==> flow/design.v <==
`default_nettype none
module spm #(parameter size = 32)(
    input wire              clk, 
    input wire              rst,
    input wire              clr,
    input wire              y,
    input wire [size-1:0]   x,
    output wire             p
);
    wire[size-1:1] pp;
    wire[size-1:0] xy;
    genvar i;
    CSADD csa0 (.clk(clk), .rst(rst), .clr(clr), .x(x[0]&y), .y(pp[1]), .sum(p));
    generate 
        for(i=1; i<size-1; i=i+1) begin
            CSADD csa (.clk(clk), .rst(rst), .clr(clr), .x(x[i]&y), .y(pp[i+1]), .sum(pp[i]));
        end 
    endgenerate
    TCMP tcmp (.clk(clk), .rst(rst), .clr(clr), .a(x[size-1]&y), .s(pp[size-1]));
endmodule
module CSADD(
    input wire  clk, 
    input wire  rst,
    input wire  clr,
    input wire  x, 
    input wire  y,
    output reg  sum
);
    reg sc;
    wire hsum1, hco1;
    assign hsum1 = y ^ sc;
    assign hco1 = y & sc;
    wire hsum2, hco2;
    assign hsum2 = x ^ hsum1;
    assign hco2 = x & hsum1;
    always @(posedge clk or posedge rst) begin
        if (rst) begin
            sum <= 1'b0;
            sc <= 1'b0;
        end
        else if (clr) begin
            sum <= 1'b0;
            sc <= 1'b0;
        end
        else begin
            sum <= hsum2;
            sc <= hco1 ^ hco2;
        end
    end
endmodule
module TCMP (
    input wire  clk, 
    input wire  rst,
    input wire  clr,
    input wire  a, 
    output reg  s
);
    reg z;
    always @(posedge clk or posedge rst) begin
        if (rst) begin
            s <= 1'b0;
            z <= 1'b0;
        end
        else if (clr) begin
            s <= 1'b0;
            z <= 1'b0;
        end
        else begin
            z <= a | z;
            s <= a ^ z;
        end
    end
endmodule
`default_nettype none
module mul32 (
    input wire          clk,
    input wire          rst,
    input wire          start,
    input wire  [31:0]  mc,
    input wire  [31:0]  mp,
    output reg  [63:0]  p,
    output wire         done
);
    wire        pw;
    reg [31:0]  Y;
    reg [7:0]   cnt, ncnt;
    reg [1:0]   state, nstate;
    localparam  IDLE=0, RUNNING=1, DONE=2;
    always @(posedge clk or posedge rst)
        if(rst)
            state  <= IDLE;
        else 
            state <= nstate;
    always @*
        case(state)
            IDLE    :   if(start) nstate = RUNNING; else nstate = IDLE;
            RUNNING :   if(cnt == 64) nstate = DONE; else nstate = RUNNING; 
            DONE    :   if(start) nstate = RUNNING; else nstate = DONE;
            default :   nstate = IDLE;
        endcase
    always @(posedge clk)
        cnt <= ncnt;
    always @*
        case(state)
            IDLE    :   ncnt = 0;
            RUNNING :   ncnt = cnt + 1;
            DONE    :   ncnt = 0;
            default :   ncnt = 0;
        endcase
    always @(posedge clk or posedge rst)
        if(rst)
            Y <= 32'b0;
        else if((start == 1'b1)) 
            Y <= mp;
        else if(state==RUNNING) 
            Y <= (Y >> 1);
    always @(posedge clk) 
        if(start)
            p <= 64'b0;
        else if(state==RUNNING)
            p <= {pw, p[63:1]};
    wire y = (state==RUNNING) ? Y[0] : 1'b0;
    spm #(.size(32)) spm32(
        .clk(clk),
        .rst(rst),
        .clr(start),
        .x(mc),
        .y(y),
        .p(pw)
    );
    assign done = (state == DONE);
endmodule
`default_nettype none
module user_proj_mul32 
(
    input wb_clk_i,
    input wb_rst_i,
    input wbs_stb_i,
    input wbs_cyc_i,
    input wbs_we_i,
    input [3:0] wbs_sel_i,
    input [31:0] wbs_dat_i,
    input [31:0] wbs_adr_i,
    output reg wbs_ack_o,
    output reg [31:0] wbs_dat_o,
    output [2:0] irq
);
    reg start;
    wire done;
    wire sys_clk;
    localparam MC_OFF = 8'h00, MP_OFF = 8'h04, P0_OFF = 8'h08, P1_OFF = 8'h0C;
    reg  [31:0]         MP, MC;
    wire [63:0]         P;
    wire                valid           = wbs_stb_i & wbs_cyc_i;
    wire                we              = wbs_we_i && valid;
    wire                re              = ~wbs_we_i && valid;
    wire [3:0]          byte_wr_en      = wbs_sel_i & {4{we}}; 
    wire                we_mp_reg       = we & (wbs_adr_i[7:0] == MP_OFF);
    wire                we_mc_reg       = we & (wbs_adr_i[7:0] == MC_OFF);
    wire                re_mp_reg       = re & (wbs_adr_i[7:0] == MP_OFF);
    wire                re_mc_reg       = re & (wbs_adr_i[7:0] == MC_OFF);
    wire                re_p0_reg       = re & (wbs_adr_i[7:0] == P0_OFF);
    wire                re_p1_reg       = re & (wbs_adr_i[7:0] == P1_OFF);
    assign sys_clk = wb_clk_i;
    always @(posedge sys_clk or posedge wb_rst_i) begin  
        if(wb_rst_i)
            MC <= 32'h0;
        else if(we_mc_reg)  
            MC <= wbs_dat_i;
    end
    always @(posedge sys_clk or posedge wb_rst_i) begin  
        if(wb_rst_i)
            MP <= 32'h0;
        else if(we_mp_reg) 
            MP <= wbs_dat_i;
    end 
    always @(posedge sys_clk or posedge wb_rst_i) begin  
        if(wb_rst_i)
            wbs_ack_o <= 0;
        else
        begin
            if ((we_mc_reg || we_mp_reg || (re_p0_reg && done) || (re_p1_reg && done)))
            begin
                wbs_ack_o <=1;
            end
            else 
                wbs_ack_o <=0; 
        end
    end
    always@(posedge sys_clk or posedge wb_rst_i) begin
        if(wb_rst_i)
            wbs_dat_o <= 32'hDEADBEEF;
        else
        begin
            if (re_p0_reg)
                wbs_dat_o <= P[31:0];
            else if (re_p1_reg)
                 wbs_dat_o <= P[63:32];
            else if (re_mp_reg)
                 wbs_dat_o <= MP;
            else if (re_mc_reg)
                 wbs_dat_o <= MC;
            else
               wbs_dat_o <= 32'hDEADBEEF; 
        end
    end
    always @(posedge sys_clk) 
        start <= (we_mp_reg && wbs_ack_o) ? 1'b1 : 1'b0;
    assign irq = 3'b000;	 
    mul32 mul (
        .clk(wb_clk_i),
        .rst(wb_rst_i),
        .start(start),
        .mc(MC),
        .mp(MP),
        .p(P),
        .done(done)
    );
endmodule
Settings: LEC_CHECK=0, CAP_MARGIN=40, CELL_PAD_IN_SITES_DETAIL_PLACEMENT=2, CORE_MARGIN=9, CORE_UTILIZATION=22, CTS_CLUSTER_DIAMETER=358, GPL_TIMING_DRIVEN=0, MIN_ROUTING_LAYER=met1, PLACE_DENSITY=0.59, SLEW_MARGIN=35; clock period 2.98 ns.
run.sh (not shown) runs the stock make flow with config.mk's settings and CLKGATE_MAP_FILE=.
The baseline went through all stages and came out clean.
Change:
--- a/flow/config.mk
+++ b/flow/config.mk
@@ -8,4 +8,3 @@
 export CAP_MARGIN = 40
-export CELL_PAD_IN_SITES_DETAIL_PLACEMENT = 2
-export CORE_MARGIN = 9
+export CORE_MARGIN = 2
 export CORE_UTILIZATION = 22
@@ -13,3 +12,3 @@
 export GPL_TIMING_DRIVEN = 0
-export MIN_ROUTING_LAYER = met1
+export MIN_ROUTING_LAYER = met2
 export PLACE_DENSITY = 0.59
Outcome:
- The changed run ran to the end with no violations
- combinational power is about the same
- clock power climbs by roughly a tenth
- maximum frequency came out higher slightly
- die area fell by roughly a tenth
Change:
==> flow/config.mk (replaced) <==
export PLATFORM = sky130hd
export DESIGN_NAME = user_proj_mul32
export DESIGN_NICKNAME = user_proj_mul32
export VERILOG_FILES = /design/flow/design.v
export SDC_FILE = /design/flow/constraint.sdc
export NUM_CORES = 4
export LEC_CHECK = 0
export CAP_MARGIN = 20
export CORE_MARGIN = 2
export CORE_UTILIZATION = 25
export SLEW_MARGIN = 20
==> flow/constraint.sdc (replaced) <==
create_clock -name core_clock -period 4.5 [get_ports {wb_clk_i}]
set_input_delay 0.9000 -clock core_clock [delete_from_list [all_inputs] [get_ports {wb_clk_i}]]
set_output_delay 0.9000 -clock core_clock [all_outputs]
set_load 0.01 [all_outputs]
Result: The changed run ran to the end with no violations; die size went down by 12%; total power shrinks by 38%; first-iteration DRC count is lower by 72%; critical path depth does not change.
Change:
--- a/flow/config.mk
+++ b/flow/config.mk
@@ -9,3 +9,3 @@
 export CORE_MARGIN = 2
-export CORE_UTILIZATION = 25
+export CORE_UTILIZATION = 66
 export SLEW_MARGIN = 20
==> flow/constraint.sdc (replaced) <==
create_clock -name core_clock -period 5.46 [get_ports {wb_clk_i}]
set_input_delay 1.0920 -clock core_clock [delete_from_list [all_inputs] [get_ports {wb_clk_i}]]
set_output_delay 1.0920 -clock core_clock [all_outputs]
set_load 0.01 [all_outputs]
Outcome:
- area after synthesis stays the same
- hold slack got worse by 0.0033 ns
- count of clock-buffer cells in the layout fell by 4
- cell area fell by 3.9%
- core utilization rose by 47 points

* * *

RTL: the design.v shown in full above, as it stands there.
clock: 2.52 ns
lec_check: 0
cap_margin: 20
core_margin: 2
core_utilization: 72
cts_cluster_size: 70
hold_slack_margin: -0.05
place_density_lb_addon: 0.01
setup_slack_margin: 0.71
slew_margin: 20
tns_end_percent: 80
Edit:
ABC_AREA = 1   (was unset)
CTS_CLUSTER_SIZE = 97   (was 70)
HOLD_SLACK_MARGIN = unset   (was -0.05)
PLACE_DENSITY_LB_ADDON = unset   (was 0.01)
SETUP_SLACK_MARGIN = 1.41   (was 0.71)
TNS_END_PERCENT = unset   (was 80)
clock period = 5.89 ns   (was 2.52 ns; I/O delays follow)
What happened:
- The changed run went through all stages and came out clean
- sequential share of layout area came out higher by 2.1 points
- total power went down by 58%
- clock-buffer cell count goes up by 2
- combinational power decreases by 61%
- sequential cell count stays the same
Edit:
ABC_AREA = unset   (was 1)
CORE_UTILIZATION = 14   (was 72)
CTS_CLUSTER_SIZE = unset   (was 97)
SETUP_SLACK_MARGIN = unset   (was 1.41)
clock period = 14.2 ns   (was 5.89 ns; I/O delays follow)
After rerunning: Design area rises by 7.6%. Via count goes down by 29%. Power decreases by 56%. Synthesized cell count came out lower by 36%. Setup slack gets better by 7300 ps. Cell count climbs by 25%.
Edit:
ABC_AREA = 1   (was unset)
CORE_UTILIZATION = 72   (was 14)
CTS_CLUSTER_SIZE = 10   (was unset)
HOLD_SLACK_MARGIN = 0.26   (was unset)
clock period = 5.89 ns   (was 14.2 ns; I/O delays follow)
Result: Synthesized cell count rose by about 56%; first-iteration DRC count is higher to 4.6 times its value; global-route usage went up by 26 points; total power climbs by about 130%; sequential share of layout area came out higher by 3.3 points; utilization rises by 66 points; via count goes up by 41%; register-to-register slack gets worse by 7800 ps; final area falls by 7.0%; hold slack degrades by 42 ps.
Edit:
ABC_AREA = unset   (was 1)
CORE_UTILIZATION = 40   (was 72)
CTS_CLUSTER_SIZE = unset   (was 10)
HOLD_SLACK_MARGIN = unset   (was 0.26)
clock period = 4.5 ns   (was 5.89 ns; I/O delays follow)
Die size climbs by about 70%.
Count of clock-buffer cells in the layout drops by 13.
Total power climbs by about 37%.
Register-to-register slack is worse by 1000 ps.
Flip-flop count does not change.
Edit:
clock period = 10.0 ns   (was 4.5 ns; I/O delays follow)
Outcome:
- core utilization fell by 0.41 points
- setup slack gets better by 3900 ps
- global-route usage stays flat
- routed wire length fell slightly

* * *

Setup of v57:
RTL: the design.v shown in full above, as it stands there.
make LEC_CHECK=0 CAP_MARGIN=20 CORE_MARGIN=2 CORE_UTILIZATION=22 CTS_CLUSTER_DIAMETER=358 MIN_ROUTING_LAYER=met2 PLACE_DENSITY=0.39 SLEW_MARGIN=20 finish   # period 10.0 ns
What v48 does differently from v57 at the input level:
Settings: an added CELL_PAD_IN_SITES_DETAIL_PLACEMENT of 1; an added TNS_END_PERCENT of 95; an added PLACE_DENSITY_LB_ADDON of 0.17; an added MAX_ROUTING_LAYER of met5; an added HOLD_SLACK_MARGIN of -0.06; a deleted CTS_CLUSTER_DIAMETER that had been 358; a deleted PLACE_DENSITY that had been 0.39; an added CTS_CLUSTER_SIZE of 87; a change of CORE_UTILIZATION from 22 to 40.
--- outcome ---
v48 went all the way through the flow, and no timing, DRC or antenna check failed. Row final design instance area without fill: v48 lower / v57 higher. Antenna diode instance count up 3 in v48 wrt v57. Measured against v57, the wire length of v48 comes out at 0.898 times the reference value. Comparing v57 against v48, there is no change at all in Yosys chip area. Number of clock buffers in the layout: v48 < v57.
Input changes introduced in v9 (baseline for comparison: v48):
Settings: SLEW_MARGIN changed from 20 to 5; CORE_MARGIN changed from 2 to 3; GPL_ROUTABILITY_DRIVEN newly set to 0; SETUP_SLACK_MARGIN newly set to 0.01; HOLD_SLACK_MARGIN changed from -0.06 to -0.02; CAP_MARGIN changed from 20 to 10; CORE_ASPECT_RATIO newly set to 0.96; the clock period (ns, I/O delays scaled along) changed from 10.0 to 4.7.
[summary]
v9 finished end to end and its layout was clean on timing, DRC and antenna.
Synthesized netlist cell count: v48 vs v9 identical
Total power: v9 above v48
Compared with v48, v9 shows a share of the clock period used by the worst path after layout that is 19 points higher.
Largest power group: clock -> v48, registers -> v9
The register-to-register slack of v9 falls short of that of v48 by 5.04 ns.
Summary of v9 over v48: routed length on met3 increased by about 1% relative to the old numbers; smallest hold slack decreased by 0.0075 ns relative to the old numbers; part of the total power dissipated in combinational logic closely matched the old numbers.
Final worst clock skew in v9 is 0.0084 ns below v48.
Comparing v9 and v48, the higher number of well-tap cells placed is on v48.
Input changes introduced in v21 (baseline for comparison: v9):
Settings: SLEW_MARGIN changed from 5 to 20; TNS_END_PERCENT removed (was 95); MAX_ROUTING_LAYER changed from met5 to met4; SETUP_SLACK_MARGIN removed (was 0.01); MIN_ROUTING_LAYER removed (was met2); CELL_PAD_IN_SITES_DETAIL_PLACEMENT removed (was 1); CAP_MARGIN changed from 10 to 20; GPL_ROUTABILITY_DRIVEN removed (was 0); HOLD_SLACK_MARGIN removed (was -0.02); CORE_MARGIN changed from 3 to 2; CORE_ASPECT_RATIO removed (was 0.96); CTS_CLUSTER_SIZE removed (was 87); the clock period (ns, I/O delays scaled along) changed from 4.7 to 10.0.
--- outcome ---
Standby leakage power, v21 and v9, lower one = v21. In v21 the global-route met3 utilization turned out 32 points lower than in v9. When v21 is measured against v9, its fraction of standard cell area in multi-input logic turns out 0.27 points higher. On wire length on met2: between v21 and v9, it ends up lower for v21. v21 ended up with a higher register-to-register slack than v9 did. v21: wire length of the first global-routing pass about 9% below v9. Route | v21 vs v9 | wire shorter in v21. On worst hold slack, v21 and v9 are neck and neck. Global routing met2 resource utilization ended up 6.7 points lower on v21 than on v9.
Relative to v21, the following input files were edited for v52:
Settings: changing CORE_UTILIZATION from 40 to 70; removing PLACE_DENSITY_LB_ADDON (formerly 0.17); removing MAX_ROUTING_LAYER (formerly met4); setting CTS_CLUSTER_SIZE to 40 for the first time; changing the clock period (ns, I/O delays scaled along) from 10.0 to 2.6.
Notes after the runs:
Per the final summary, v52 finished and its layout is clean on timing, DRC and antenna.
v52 vs. v21: cell internal power dissipation climbed about 280%; overall power of the completed layout climbed 280%; global-route usage climbed 13 points; minimum setup slack in the final design dropped 5.33 ns; fraction of the mapped netlist area in adder cells barely changed.
> inputs changed (v52 -> v16)
Settings: changing CORE_UTILIZATION from 70 to 68; removing CTS_CLUSTER_SIZE (formerly 40); setting ABC_AREA to 1 for the first time; changing the clock period (ns, I/O delays scaled along) from 2.6 to 2.5.
## What came out
- Re area fraction in and, or, nand and nor cells after synthesis: v52 and v16 aren't equal, and the lower value belongs to v52.
- Across both runs, area of the core was higher for v16 than for v52.
- Compared with v52, v16 shows cell count higher by about 40%.
- Width of the chip: v16 > v52
- Compare v52 and v16 | cell leakage power lower: v52
- Where synthesized area is concerned, v52 is better than v16.
- Delta (v16 minus v52): layout filler cell count went up 43%, die outline height went up 2.7%.
- v52 → v16: critical path depth decreased by 4 relative to the old numbers, number of clock-tree buffers in the layout increased by 4 relative to the old numbers, final-layout clock-cell area share closely matched the old numbers.

* * *

Setup of run 1:
RTL: the design.v shown in full above, as it stands there.
clock: 2.5 ns
lec_check: 0
abc_area: 1
cap_margin: 30
core_aspect_ratio: 1.31
core_margin: 2
core_utilization: 72
place_density: 0.41
setup_slack_margin: 0.7
slew_margin: 20
Changes in run 2 relative to run 1:
Settings: swapping 0.7 for 0.74 in SETUP_SLACK_MARGIN; clearing CORE_ASPECT_RATIO, which used to be 1.31; putting CELL_PAD_IN_SITES_GLOBAL_PLACEMENT at 0 where nothing was set; putting TNS_END_PERCENT at 5 where nothing was set; putting CTS_CLUSTER_DIAMETER at 35 where nothing was set; clearing ABC_AREA, which used to be 1; clearing PLACE_DENSITY, which used to be 0.41; putting PLACE_DENSITY_LB_ADDON at 0.01 where nothing was set; putting CTS_CLUSTER_SIZE at 15 where nothing was set; swapping 30 for 20 in CAP_MARGIN.
- Run 1 → run 2: number of standard cells in the final layout excluding fillers fell by 431, met3 track demand over resource rose by 1.9 points, post-synthesis average cell area rose by about 50%, maximum frequency fell by 11%.
- A main kind of combinational logic by area of simple AND/OR/NAND/NOR gates is what run 1 shows, while multiplexers belongs to run 2.
Here is what was changed in the inputs of run 3 compared with run 2.
Settings: changing CTS_CLUSTER_SIZE from 15 to 61; changing SETUP_SLACK_MARGIN from 0.74 to 0.72; removing TNS_END_PERCENT (formerly 5); changing CTS_CLUSTER_DIAMETER from 35 to 28.
[summary]
- The sole clean run among run 2 and run 3 is run 2.
- Re number of I/O port buffers: no difference whatsoever between run 2 and run 3.
- Diff run 2 -> run 3: routability congestion estimate now sits higher.
- Delta (run 3 minus run 2): standard-cell row count roughly the same; detailed-placement wirelength estimate -320 um; total placed instance area now larger.
- Re area inside the core boundary: no difference whatsoever between run 3 and run 2.
- Xor/xnor share of the synthesized area: run 2 vs run 3 identical
- Compared with run 2, in run 3 worst setup slack before clock tree synthesis now larger; placed cell count down 0.35%.
Power and IR drop assume default switching activity.
